## WcaUpConverter
module WcaUpConverter
(
	input              	clock,
	input              	reset,
	input              	enable,
	input  	wire [7:0]  	cfg,				 
	input  	wire       		strobe_cic,   	 
	input  	wire [31:0] 	phase_cordic, 	 
	input		wire [3:0]  	log2_rate,
	input	  wire			strobe_if,
	input   wire	[31:0] iq_bb_in,
	output  reg		[23:0] iq_if_out
  );
  parameter MODE  =  4'hB; 		 
	wire  aclr = cfg[1];  
	wire [15:0] ihb_in = iq_bb_in[15:0];
	wire [15:0] qhb_in = iq_bb_in[31:16];
	wire [11:0] icor_in;
	wire [11:0] qcor_in;
	wire [23:0] cor_out;
	wire [15:0] icic_in;
	wire [15:0] qcic_in;
	wire hb_strobe_out;
	wire cic_strobe_out;
assign icic_in 		= ihb_in; 
assign qcic_in 		= qhb_in;
generate if( MODE & 3'h2)
  begin
  	wire [15:0] icic_out;
   wire [15:0] qcic_out;
   reg [15:0] icic_latch;
	reg [15:0] qcic_latch;
	WcaCicInterp cic_i (
	 .clock(clock), 
    .reset(reset | aclr), 
    .enable(enable), 
    .strobe_cic(strobe_cic), 
    .strobe_if(strobe_if), 
    .log2_rate(log2_rate), 
    .data_in(icic_in), 
    .data_out(icic_out)
    );
	WcaCicInterp cic_q (
    .clock(clock), 
    .reset(reset | aclr), 
    .enable(enable), 
    .strobe_cic(strobe_cic), 
    .strobe_if(strobe_if), 
    .log2_rate(log2_rate), 
    .data_in(qcic_in), 
    .data_out(qcic_out)
    );
	always @(posedge clock)
	begin
		if( strobe_if)
		 begin
			icic_latch<= icic_out;
			qcic_latch<= qcic_out;
		 end
	end	 
  ...
Size in the first run: ~9,100 cells after synthesis, about 1,100 flip-flops, ~110 I/O pins.
make LEC_CHECK=0 ABC_AREA=0 CAP_MARGIN=20 CELL_PAD_IN_SITES_GLOBAL_PLACEMENT=1 CORE_MARGIN=2 CORE_UTILIZATION=47 CTS_CLUSTER_DIAMETER=373 MAX_ROUTING_LAYER=met4 MIN_ROUTING_LAYER=met1 PLACE_DENSITY=0.89 SETUP_SLACK_MARGIN=-0.12 SLEW_MARGIN=10 TNS_END_PERCENT=90 finish   # period 3.0 ns
run.sh (not shown) runs the stock make flow with config.mk's settings and CLKGATE_MAP_FILE=.
The baseline finished but fails on negative setup slack.
Rerun with:
==> flow/config.mk (replaced) <==
export PLATFORM = sky130hd
export DESIGN_NAME = WcaUpConverter
export DESIGN_NICKNAME = WcaUpConverter
export VERILOG_FILES = /design/flow/design.v
export SDC_FILE = /design/flow/constraint.sdc
export NUM_CORES = 4
export LEC_CHECK = 0
export ABC_AREA = 1
export CAP_MARGIN = 5
export CELL_PAD_IN_SITES_DETAIL_PLACEMENT = 1
export CELL_PAD_IN_SITES_GLOBAL_PLACEMENT = 1
export CORE_MARGIN = 4
export CORE_UTILIZATION = 69
export CTS_CLUSTER_DIAMETER = 373
export GPL_ROUTABILITY_DRIVEN = 0
export GPL_TIMING_DRIVEN = 0
export HOLD_SLACK_MARGIN = 0.11
export MAX_ROUTING_LAYER = met4
export MIN_ROUTING_LAYER = met1
export PLACE_DENSITY_LB_ADDON = 0.05
export SETUP_SLACK_MARGIN = 0.3
export SLEW_MARGIN = 10
export TNS_END_PERCENT = 90
=> This time the run stopped in 3_1_place_gp_skip_io; area after synthesis increases by about a fifth; synthesized cell count went up by well over a third; die area fell by about a fifth.
Rerun with:
==> flow/config.mk (replaced) <==
export PLATFORM = sky130hd
export DESIGN_NAME = WcaUpConverter
export DESIGN_NICKNAME = WcaUpConverter
export VERILOG_FILES = /design/flow/design.v
export SDC_FILE = /design/flow/constraint.sdc
export NUM_CORES = 4
export LEC_CHECK = 0
export CAP_MARGIN = 20
export CORE_MARGIN = 2
export CORE_UTILIZATION = 40
export SLEW_MARGIN = 20
==> flow/constraint.sdc (replaced) <==
create_clock -name core_clock -period 8.0 [get_ports {clock}]
set_input_delay 1.6000 -clock core_clock [delete_from_list [all_inputs] [get_ports {clock}]]
set_output_delay 1.6000 -clock core_clock [all_outputs]
set_load 0.01 [all_outputs]
What happened: Now the flow finished with timing, DRC and antenna clean. Synthesized cell count fell by about 36%. Area after synthesis fell by about 15%. Die area rose by 43%.
Rerun with:
--- a/flow/config.mk
+++ b/flow/config.mk
@@ -8,4 +8,6 @@
 export CAP_MARGIN = 20
 export CORE_MARGIN = 2
-export CORE_UTILIZATION = 40
+export CORE_UTILIZATION = 72
+export PLACE_DENSITY = 0.64
+export SETUP_SLACK_MARGIN = -0.22
 export SLEW_MARGIN = 20
==> flow/constraint.sdc (replaced) <==
create_clock -name core_clock -period 2.95 [get_ports {clock}]
set_input_delay 0.5900 -clock core_clock [delete_from_list [all_inputs] [get_ports {clock}]]
set_output_delay 0.5900 -clock core_clock [all_outputs]
set_load 0.01 [all_outputs]
Result:
- This time the run reached the layout checks and failed them: negative setup slack
- core utilization climbs by 44 points
- power climbs to 3.1 times its value
- via count climbs by about a fifth
- register-to-register slack got worse by 4.4 ns
Rerun with:
--- a/flow/config.mk
+++ b/flow/config.mk
@@ -8,6 +8,5 @@
 export CAP_MARGIN = 20
 export CORE_MARGIN = 2
-export CORE_UTILIZATION = 72
-export PLACE_DENSITY = 0.64
-export SETUP_SLACK_MARGIN = -0.22
+export CORE_UTILIZATION = 33
+export CTS_CLUSTER_DIAMETER = 79
 export SLEW_MARGIN = 20
==> flow/constraint.sdc (replaced) <==
create_clock -name core_clock -period 8.0 [get_ports {clock}]
set_input_delay 1.6000 -clock core_clock [delete_from_list [all_inputs] [get_ports {clock}]]
set_output_delay 1.6000 -clock core_clock [all_outputs]
set_load 0.01 [all_outputs]
Effect:
- This time the run completed without violations
- core utilization is lower by 51 points
- via count is lower by 16%
- die size is higher by 120%
- clock-buffer cell count is higher by 34
- synthesized cell count stays the same
- sequential share of layout area is higher by 2.3 points
- power is lower by 68%
- final area is lower by 8.4%
- global-route usage is lower by 25 points

---

Setup of build 62:
WcaUpConverter again, from the RTL that the note above started with.
clock: 7.88 ns
lec_check: 0
abc_area: 1
cap_margin: 20
cell_pad_in_sites_detail_placement: 1
cell_pad_in_sites_global_placement: 2
core_margin: 2
core_utilization: 58
cts_cluster_size: 25
gpl_routability_driven: 1
gpl_timing_driven: 1
hold_slack_margin: -0.07
min_routing_layer: met2
setup_slack_margin: -0.1
slew_margin: 20
Build 62 failed in global placement without I/O (3_1_place_gp_skip_io) with GPL-0301.
Input changes introduced in build 50 (baseline for comparison: build 62):
==> flow/config.mk <==
export PLATFORM = sky130hd
export DESIGN_NAME = WcaUpConverter
export DESIGN_NICKNAME = WcaUpConverter
export VERILOG_FILES = /design/flow/design.v
export SDC_FILE = /design/flow/constraint.sdc
export NUM_CORES = 4
export LEC_CHECK = 0
export CAP_MARGIN = 20
export CELL_PAD_IN_SITES_DETAIL_PLACEMENT = 1
export CORE_MARGIN = 6
export CORE_UTILIZATION = 33
export CTS_CLUSTER_DIAMETER = 79
export MIN_ROUTING_LAYER = met2
export SLEW_MARGIN = 20
==> flow/constraint.sdc <==
create_clock -name core_clock -period 8.0 [get_ports {clock}]
set_input_delay 1.6000 -clock core_clock [delete_from_list [all_inputs] [get_ports {clock}]]
set_output_delay 1.6000 -clock core_clock [all_outputs]
set_load 0.01 [all_outputs]
[summary]
Build 50 finished every step from synthesis to the final layout, and the layout passed the timing, design-rule and antenna checks. The flow ended early for build 62: it failed with a tool error in global placement without I/O (3_1_place_gp_skip_io). The summed instance area of the synthesized netlist reported for build 50 is smaller than that of build 62 by about 15%. Synthesized cell count came out lower on build 50 than on build 62. Build 62 ended up with simple AND/OR/NAND/NOR gates as its main logic family after synthesis; build 50 ended up with AND-OR/OR-AND gates. The run showing the greater synthesized area per cell is build 50.
What build 66 does differently from build 50 at the input level:
==> flow/config.mk <==
export PLATFORM = sky130hd
export DESIGN_NAME = WcaUpConverter
export DESIGN_NICKNAME = WcaUpConverter
export VERILOG_FILES = /design/flow/design.v
export SDC_FILE = /design/flow/constraint.sdc
export NUM_CORES = 4
export LEC_CHECK = 0
export ABC_AREA = 1
export CAP_MARGIN = 20
export CORE_MARGIN = 2
export CORE_UTILIZATION = 68
export SETUP_SLACK_MARGIN = 1.66
export SLEW_MARGIN = 20
==> flow/constraint.sdc <==
create_clock -name core_clock -period 8.19 [get_ports {clock}]
set_input_delay 1.6380 -clock core_clock [delete_from_list [all_inputs] [get_ports {clock}]]
set_output_delay 1.6380 -clock core_clock [all_outputs]
set_load 0.01 [all_outputs]
[summary]
Build 66 against build 50: final cell count went up; placed wire-length estimate after detailed placement moved up.
On total cell area at the placement stage: build 66 sits above build 50.
The lower x dimension of the die of build 50 and build 66 is in build 66.
[compare] base=build 50 new=build 66: wire length rose 24000 µm; share of synthesized cell area in and-or and or-and compound cells fell 4.8 points; inverter count of the layout excluding clock inverters rose about 340%.
| area added between synthesis and finish | build 66 vs build 50 | 4.0 points lower |
Build 66 ends up with a global-route usage that is 9.4 points higher than in build 50.
Post-synthesis share of cell area spent on and, or, nand and nor gates, build 50 and build 66: lower on build 50
What build 85 does differently from build 66 at the input level:
diff --git a/flow/config.mk b/flow/config.mk
--- a/flow/config.mk
+++ b/flow/config.mk
@@ -6,8 +6,8 @@
 export NUM_CORES = 4
 export LEC_CHECK = 0
-export ABC_AREA = 1
-export CAP_MARGIN = 20
+export CAP_MARGIN = 40
 export CORE_MARGIN = 2
-export CORE_UTILIZATION = 68
-export SETUP_SLACK_MARGIN = 1.66
+export CORE_UTILIZATION = 72
+export PLACE_DENSITY = 0.64
+export SETUP_SLACK_MARGIN = 0.67
 export SLEW_MARGIN = 20
==> flow/constraint.sdc <==
create_clock -name core_clock -period 2.95 [get_ports {clock}]
set_input_delay 0.5900 -clock core_clock [delete_from_list [all_inputs] [get_ports {clock}]]
set_output_delay 0.5900 -clock core_clock [all_outputs]
set_load 0.01 [all_outputs]
Notes after the runs:
- What ended build 85 was a tool error in global routing (5_1_grt); the run never finished.
- Summary — area share of fa/ha/maj cells after synthesis, build 85 relative to build 66: higher, by 2.2 points.
- Going from build 66 to build 85, number of placed instances, taps included lost 29%, chip height lost about 10%, cell total in the yosys stat output lost 5158, multiplexer share of the synthesized area picked up an extra 7.2 points.
- When build 85 is measured against build 66, its sequential fraction of the synthesis area turns out 4.7 points higher.
- Number of enable-type register cells in the synthesized netlist came out exactly the same in build 85 and build 66.
- Lower netlist area before placement goes to build 85 over build 66.
- Pre-placement core utilization: build 85 > build 66
Power and IR drop assume default switching activity.
